==> garnet <==
## lpc10_speech_synthetizer
module lpc10_speech_synthetizer (
  input  wire              clk,         
  input  wire              reset,       
  input  wire              StartSpeak,
  input  wire              RomData,
  output wire [11:0]       RomAdr,
  output reg  signed [9:0] SampleData,
  output reg               Speaking
);
Settings: LEC_CHECK=0, ABC_AREA=1, CAP_MARGIN=20, CORE_MARGIN=2, CORE_UTILIZATION=71, CTS_CLUSTER_DIAMETER=211, CTS_CLUSTER_SIZE=14, PLACE_DENSITY_LB_ADDON=0.26, SETUP_SLACK_MARGIN=-1.19, SLEW_MARGIN=35; clock period 12.5 ns.
run.sh (not shown) runs the stock make flow with config.mk's settings and CLKGATE_MAP_FILE=.
==> cedar: changes against garnet <==
- CTS_CLUSTER_DIAMETER: 211 -> not set
- CTS_CLUSTER_SIZE: 14 -> 75
- PLACE_DENSITY_LB_ADDON: 0.26 -> not set
- SETUP_SLACK_MARGIN: -1.19 -> not set
- SLEW_MARGIN: 35 -> 20
==> flow/constraint.sdc (replaced) <==
create_clock -name core_clock -period 20.4 [get_ports {clk}]
set_input_delay 4.0800 -clock core_clock [delete_from_list [all_inputs] [get_ports {clk}]]
set_output_delay 4.0800 -clock core_clock [all_outputs]
set_load 0.01 [all_outputs]
==> deck_impl_summary.md <==
Implementation Results

Placement
  – Cell total after placement: 5839
  – Final weighted congestion in routability-driven placement: 0.957
  – Cell Area, Placed: 40300 um^2
  – DP Worst Slack: -2.44 ns

Clock network
  – Number of buffers inserted during clock tree synthesis: 44
  – Post-cts sizing count: 131

Outcome
  – Halt Stage: 5_1_grt
  – Outcome: did not finish
-- figures above: garnet

==> deck_impl_summary.md <==
Key Metrics from the Run

Clock network
  – Post-cts sizing count: 0
  – Number of buffers inserted during clock tree synthesis: 54

Placement
  – Final weighted congestion in routability-driven placement: 0.936
  – Cell total after placement: 5457
  – Cell Area, Placed: 36900 um^2
  – DP Worst Slack: 3.34 ns

Outcome
  – Outcome: timing/DRC/antenna clean

Logic synthesis
  – Floorplan net count: 5438
-- figures above: cedar


---

==> inputs of wip/harbor <==
lpc10_speech_synthetizer again, from the RTL that the note above started with.
==> flow/design.v (excerpt) <==
module lpc10_speech_synthetizer (
  input  wire              clk,         
  input  wire              reset,       
  input  wire              StartSpeak,
  input  wire              RomData,
  output wire [11:0]       RomAdr,
  output reg  signed [9:0] SampleData,
  output reg               Speaking
);
reg [5:0]  Cnt_8k;
reg [4:0]  CntSegment;
reg [7:0]  CntSample;
reg [11:0] RomAdrIn;
reg        Speak;
reg [3:0]  CodeEnergy;
reg        CodeRepeat;
reg [4:0]  CodePitch;
reg [17:0] CodeK1K4;    
reg [20:0] CodeK5K10;   
wire GetEnergy, GetRepeat, GetPitch, GetK1K4, GetK5K10, ReadRom;
wire Silence, LastFrame, NoK5K10;
function signed [9:0] TabChirp(input [5:0] i);
  case (i)
    0: TabChirp = 0;    1: TabChirp = 42;   2: TabChirp = -44;  3: TabChirp = 50;
    4: TabChirp = -78;  5: TabChirp = 18;   6: TabChirp = 37;   7: TabChirp = 20;
    8: TabChirp = 2;    9: TabChirp = -31;  10: TabChirp = -59; 11: TabChirp = 2;
    12: TabChirp = 95;  13: TabChirp = 90;  14: TabChirp = 5;   15: TabChirp = 15;
    16: TabChirp = 38;  17: TabChirp = -4;  18: TabChirp = -91; 19: TabChirp = -91;
  ...
Settings: LEC_CHECK=0, ABC_AREA=0, CAP_MARGIN=5, CELL_PAD_IN_SITES_GLOBAL_PLACEMENT=2, CORE_ASPECT_RATIO=0.74, CORE_MARGIN=5, CORE_UTILIZATION=49, GPL_TIMING_DRIVEN=1, MAX_ROUTING_LAYER=met5, MIN_ROUTING_LAYER=met1, PLACE_DENSITY_LB_ADDON=0.0, SLEW_MARGIN=35; clock period 25.0 ns.
==> wip/onyx: changes against wip/harbor <==
- ABC_AREA: 0 -> 1
- CELL_PAD_IN_SITES_GLOBAL_PLACEMENT: 2 -> default
- CORE_ASPECT_RATIO: 0.74 -> default
- CORE_MARGIN: 5 -> 2
- CORE_UTILIZATION: 49 -> 66
- CTS_CLUSTER_DIAMETER: default -> 295
- GPL_TIMING_DRIVEN: 1 -> default
- HOLD_SLACK_MARGIN: default -> -0.08
- MAX_ROUTING_LAYER: met5 -> default
- MIN_ROUTING_LAYER: met1 -> default
- PLACE_DENSITY_LB_ADDON: 0.0 -> default
- SETUP_SLACK_MARGIN: default -> -0.24
- SLEW_MARGIN: 35 -> 20
==> flow/constraint.sdc (replaced) <==
create_clock -name core_clock -period 15.5 [get_ports {clk}]
set_input_delay 3.1000 -clock core_clock [delete_from_list [all_inputs] [get_ports {clk}]]
set_output_delay 3.1000 -clock core_clock [all_outputs]
set_load 0.01 [all_outputs]
==> wip/ember: changes against wip/harbor <==
- ABC_AREA: 0 -> 1
- CAP_MARGIN: 5 -> 20
- CORE_ASPECT_RATIO: 0.74 -> default
- CORE_MARGIN: 5 -> 2
- CORE_UTILIZATION: 49 -> 64
- CTS_CLUSTER_DIAMETER: default -> 261
- GPL_ROUTABILITY_DRIVEN: default -> 0
- GPL_TIMING_DRIVEN: 1 -> default
- MAX_ROUTING_LAYER: met5 -> met4
- MIN_ROUTING_LAYER: met1 -> met2
- PLACE_DENSITY_LB_ADDON: 0.0 -> 0.28
- SLEW_MARGIN: 35 -> 20
==> results <==
wip/onyx went through all stages and came out clean. wip/ember aborted during 3_1_place_gp_skip_io, error FLW-0024. wip/harbor produced a clean layout. Between wip/harbor and wip/onyx, the lower cell count is in wip/harbor (gap 8.5%, measured against wip/onyx). In wip/harbor the register-to-register slack is higher than in wip/onyx, by 6.0 ns. In synthesized cell count, wip/onyx and wip/ember do not differ. In sequential cell count, wip/harbor and wip/onyx do not differ. Via count: wip/onyx is higher than wip/harbor (9.6%). Clock skew: wip/onyx is lower than wip/harbor (0.013 ns). Against wip/onyx, the global-route usage of wip/harbor is lower by 7.5 points. Between wip/harbor and wip/onyx, the lower sequential power is in wip/harbor (gap 38%, measured against wip/onyx).
==> figures <==
Outcome: wip/harbor finished clean; wip/onyx finished clean; wip/ember aborted with a tool error
Failing step: wip/harbor -; wip/onyx -; wip/ember 3_1_place_gp_skip_io
Net load switching power: wip/harbor 0.000384 W; wip/onyx 0.000649 W; wip/ember -
Number of placed instances, taps included: wip/harbor 5096; wip/onyx 5564; wip/ember -
Crit-path most repeated cell: wip/harbor sky130_fd_sc_hd__fa_1; wip/onyx sky130_fd_sc_hd__fa_1; wip/ember -
Layer with the highest usage after global routing: wip/harbor met1; wip/onyx met2; wip/ember -
Maximum number of pins on one net before global-route repair: wip/harbor 204; wip/onyx 93; wip/ember -
Simple Share, Synth: wip/harbor 18.8%; wip/onyx 19.6%; wip/ember 19.6%
Relative slew margins: wip/harbor 36.8%; wip/onyx 29.2%; wip/ember -
Fraction of area in non-clock buffers: wip/harbor 1.82%; wip/onyx 3.11%; wip/ember -
Syn_nets: wip/harbor 4806; wip/onyx 5438; wip/ember 5438
Final hold slack: wip/harbor 0.432 ns; wip/onyx 0.434 ns; wip/ember -
Proportion of total power due to net switching: wip/harbor 21.5%; wip/onyx 21.9%; wip/ember -
Highest routing layer actually used: wip/harbor met4; wip/onyx met4; wip/ember -
Top achievable clock speed: wip/harbor 0.0536 GHz; wip/onyx 0.0658 GHz; wip/ember -
Fraction of met3 tracks used by global routing: wip/harbor 4.51%; wip/onyx 3.80%; wip/ember -
Yosys cell count: wip/harbor 4313; wip/onyx 4945; wip/ember 4945
Share of the synthesized netlist area taken by xor and xnor gates: wip/harbor 3.03%; wip/onyx 1.78%; wip/ember 1.78%
Number of violations reported at the end of detailed-routing iteration 0: wip/harbor 2437; wip/onyx 2420; wip/ember -

---

==> job 726: inputs <==
lpc10_speech_synthetizer again, from the RTL that the note above started with.
make LEC_CHECK=0 ABC_AREA=1 CAP_MARGIN=20 CORE_MARGIN=2 CORE_UTILIZATION=72 CTS_CLUSTER_DIAMETER=174 CTS_CLUSTER_SIZE=10 HOLD_SLACK_MARGIN=0.28 PLACE_DENSITY_LB_ADDON=0.01 SETUP_SLACK_MARGIN=1.94 SLEW_MARGIN=20 TNS_END_PERCENT=5 finish   # period 10.4 ns
==> job 3654: changes against job 726 <==
==> flow/config.mk (replaced) <==
export PLATFORM = sky130hd
export DESIGN_NAME = lpc10_speech_synthetizer
export DESIGN_NICKNAME = lpc10_speech_synthetizer
export VERILOG_FILES = /design/flow/design.v
export SDC_FILE = /design/flow/constraint.sdc
export NUM_CORES = 4
export LEC_CHECK = 0
export CAP_MARGIN = 20
export CORE_MARGIN = 8
export CORE_UTILIZATION = 50
export CTS_CLUSTER_SIZE = 58
export GPL_ROUTABILITY_DRIVEN = 0
export MAX_ROUTING_LAYER = met5
export PLACE_DENSITY_LB_ADDON = 0.16
export SETUP_SLACK_MARGIN = -1.79
export SLEW_MARGIN = 25
==> flow/constraint.sdc (replaced) <==
create_clock -name core_clock -period 23.6 [get_ports {clk}]
set_input_delay 4.7200 -clock core_clock [delete_from_list [all_inputs] [get_ports {clk}]]
set_output_delay 4.7200 -clock core_clock [all_outputs]
set_load 0.01 [all_outputs]
==> qor summary <==
metric                                                               job 3654                     job 726
Slew at the pin closest to its max-slew limit                        1.025 ns                    1.023 ns
Maximum number of pins on one net before global-route repair              147                         107
Post-placement cell area                                          0.03645 mm²                 0.04047 mm²
Post-Synthesis Net Count                                                 4806                        5438
Post-synthesis cell count                                                4313                        4945
Standard cell core area                                           0.07027 mm²                 0.05007 mm²
Internal power summed over all cells                               0.001505 W                  0.003188 W
Sequential standard cell area                                     0.01089 mm²                 0.01090 mm²
Clock network fraction of design power                                  50.3%                       44.5%
Routed metal-1 wirelength                                            41840 µm                    38990 µm
Post-CTS Setup Bufs                                                         0                          12
Count of unique library cells instantiated by Yosys                        93                          66
Worst Slack Setup Final                                              5.364 ns                   -4.148 ns
Outcome                                              timing/DRC/antenna clean  complete, but fails checks
Reasons for failing layout checks                                           -        negative setup slack
Non-Clock Buffer Area Fraction                                         1.711%                      9.528%
Net Sw Frac                                                            21.94%                      23.48%
P_sw                                                              0.0004230 W                 0.0009785 W
Relative area of clock buffers and inverters in the final design       5.430%                      3.710%
Pwr top                                                                 clock            sequential cells
RSZ-0062 raised after global routing                                       no                         yes

---

==> 12-08: inputs <==
lpc10_speech_synthetizer again, from the RTL that the note above started with.
Settings: LEC_CHECK=0, ABC_AREA=1, CAP_MARGIN=20, CORE_ASPECT_RATIO=1.19, CORE_MARGIN=2, CORE_UTILIZATION=72, CTS_CLUSTER_DIAMETER=294, CTS_CLUSTER_SIZE=74, GPL_ROUTABILITY_DRIVEN=0, MAX_ROUTING_LAYER=met4, PLACE_DENSITY_LB_ADDON=0.03, SLEW_MARGIN=20, TNS_END_PERCENT=65; clock period 12.7 ns.
==> inputs of 10-07, as changes to 12-08 <==
==> flow/config.mk (replaced) <==
export PLATFORM = sky130hd
export DESIGN_NAME = lpc10_speech_synthetizer
export DESIGN_NICKNAME = lpc10_speech_synthetizer
export VERILOG_FILES = /design/flow/design.v
export SDC_FILE = /design/flow/constraint.sdc
export NUM_CORES = 4
export LEC_CHECK = 0
export CAP_MARGIN = 20
export CORE_MARGIN = 2
export CORE_UTILIZATION = 72
export CTS_CLUSTER_SIZE = 82
export PLACE_DENSITY_LB_ADDON = 0.0
export SETUP_SLACK_MARGIN = 3.65
export SLEW_MARGIN = 20
export TNS_END_PERCENT = 40
==> comparison table <==
                                                                                      10-07                     12-08
Run status                                                         finished with violations    stopped before the end
Last stage reached                                                                        -  global routing (5_1_grt)
Violated checks                                                                setup timing                         -
# resized after CTS                                                                     111                        88
Number of setup buffers added after CTS                                                  25                        34
HPWL reported at the end of detailed placement                                    69,300 um                 73,400 um
Fraction of synthesized cell area taken by the top area cell type                     30.6%                     29.9%
Post-Place Cells                                                                      5,135                     5,791
Area share of fa/ha/maj cells after synthesis                                         22.2%                     21.6%
Post-DP Area                                                                     39,100 um2                40,300 um2
Number of nets produced by synthesis                                                  4,806                     5,438
Post-synthesis simple-gate area fraction                                              18.8%                     19.6%
Area share of and-or/or-and cells after synthesis                                     16.0%                     15.1%
Total Die Area                                                                   51,200 um2                52,500 um2
Initial cell density of the core                                                      72.8%                     73.2%
Standard cell core area                                                          48,800 um2                49,800 um2
Gate count of the mapped netlist                                                      4,313                     4,945
Worst setup slack after placement                                                  -2.95 ns                  -1.71 ns
Post-Syn Area                                                                    35,600 um2                36,500 um2
Area of the synthesized netlist per yosys stat                                   35,600 um2                36,500 um2
# H-tree levels                                                                           2                         1
Die X-Extent                                                                         226 um                    210 um
Sequential share of the synthesized area                                              30.6%                     29.9%
Row count                                                                                81                        89

---

==> 05-19 <==
Starting RTL as in the previous note.
## lpc10_speech_synthetizer
module lpc10_speech_synthetizer (
  input  wire              clk,         
  input  wire              reset,       
  input  wire              StartSpeak,
  input  wire              RomData,
  output wire [11:0]       RomAdr,
  output reg  signed [9:0] SampleData,
  output reg               Speaking
);
Settings: LEC_CHECK=0, ABC_AREA=1, CAP_MARGIN=40, CELL_PAD_IN_SITES_GLOBAL_PLACEMENT=3, CORE_MARGIN=2, CORE_UTILIZATION=19, CTS_CLUSTER_DIAMETER=261, GPL_ROUTABILITY_DRIVEN=1, HOLD_SLACK_MARGIN=0.17, MAX_ROUTING_LAYER=met5, MIN_ROUTING_LAYER=met1, PLACE_DENSITY_LB_ADDON=0.28, SLEW_MARGIN=20; clock period 26.0 ns.
==> 09-20: changes against 05-19 <==
==> flow/config.mk (replaced) <==
export PLATFORM = sky130hd
export DESIGN_NAME = lpc10_speech_synthetizer
export DESIGN_NICKNAME = lpc10_speech_synthetizer
export VERILOG_FILES = /design/flow/design.v
export SDC_FILE = /design/flow/constraint.sdc
export NUM_CORES = 4
export LEC_CHECK = 0
export CAP_MARGIN = 20
export CORE_MARGIN = 2
export CORE_UTILIZATION = 40
export SLEW_MARGIN = 20
==> flow/constraint.sdc (replaced) <==
create_clock -name core_clock -period 26.9 [get_ports {clk}]
set_input_delay 5.3800 -clock core_clock [delete_from_list [all_inputs] [get_ports {clk}]]
set_output_delay 5.3800 -clock core_clock [all_outputs]
set_load 0.01 [all_outputs]
==> 02-14: changes against 05-19 <==
==> flow/config.mk (replaced) <==
export PLATFORM = sky130hd
export DESIGN_NAME = lpc10_speech_synthetizer
export DESIGN_NICKNAME = lpc10_speech_synthetizer
export VERILOG_FILES = /design/flow/design.v
export SDC_FILE = /design/flow/constraint.sdc
export NUM_CORES = 4
export LEC_CHECK = 0
export ABC_AREA = 1
export CAP_MARGIN = 5
export CORE_MARGIN = 2
export CORE_UTILIZATION = 69
export CTS_CLUSTER_DIAMETER = 295
export HOLD_SLACK_MARGIN = -0.08
export SETUP_SLACK_MARGIN = -0.24
export SLEW_MARGIN = 20
==> flow/constraint.sdc (replaced) <==
create_clock -name core_clock -period 15.5 [get_ports {clk}]
set_input_delay 3.1000 -clock core_clock [delete_from_list [all_inputs] [get_ports {clk}]]
set_output_delay 3.1000 -clock core_clock [all_outputs]
set_load 0.01 [all_outputs]
==> qor summary <==
Result of the run: 02-14 finished clean; 05-19 finished clean; 09-20 finished clean
Die outline height: 02-14 234 µm; 05-19 442 µm; 09-20 302 µm
Met1 layer wirelength in the final routing: 02-14 39300 µm; 05-19 60100 µm; 09-20 42200 µm
Total power: 02-14 2.91 mW; 05-19 1.93 mW; 09-20 1.76 mW
Fraction of met3 tracks used by global routing: 02-14 4.01%; 05-19 1.45%; 09-20 2.87%
Proportion of cell area occupied by registers: 02-14 27.2%; 05-19 25.9%; 09-20 28.0%
H-tree depth: 02-14 2; 05-19 3; 09-20 2
Mean instance size in the synthesized netlist: 02-14 7.37 µm²; 05-19 7.37 µm²; 09-20 8.25 µm²
Half-perimeter wire length after placement: 02-14 69200 µm; 05-19 89900 µm; 09-20 67300 µm
Data buffer area share: 02-14 3.79%; 05-19 1.97%; 09-20 1.56%
Chip area in the Yosys report: 02-14 0.0365 mm²; 05-19 0.0365 mm²; 09-20 0.0356 mm²
Combinational power: 02-14 0.106 mW; 05-19 0.0636 mW; 09-20 0.0326 mW
Peak VDD IR: 02-14 0.0000991 V; 05-19 0.0000411 V; 09-20 0.0000562 V
Worst-case setup slack after placement: 02-14 -0.255 ns; 05-19 8.13 ns; 09-20 8.73 ns
Unrepaired setup endpoints after global routing: 02-14 -; 05-19 no; 09-20 no
Shortest period the worst path allows: 02-14 15.10 ns; 05-19 17.82 ns; 09-20 18.29 ns
Fraction of power consumed by the clock network: 02-14 48.1%; 05-19 53.4%; 09-20 52.2%
Worst stage delay on the critical path: 02-14 0.55 ns; 05-19 0.79 ns; 09-20 0.74 ns
Standard cell with the maximum stage delay on the critical path: 02-14 fa_1; 05-19 clkinv_1; 09-20 nor2_2
Highest clock rate: 02-14 0.0662 GHz; 05-19 0.0561 GHz; 09-20 0.0547 GHz
Syn nets: 02-14 5438; 05-19 5438; 09-20 4806
Inverter tally of the final layout excluding the clock network: 02-14 921; 05-19 921; 09-20 432
Multiplexer fraction of the synthesized cell area: 02-14 0.0549%; 05-19 0.0549%; 09-20 1.96%
Met3 layer wire length in the routed design: 02-14 6000 µm; 05-19 3060 µm; 09-20 5030 µm
Overall track demand over capacity in global routing: 02-14 33.9%; 05-19 12.4%; 09-20 20.5%
Power is estimated from default activity; no workload was simulated.
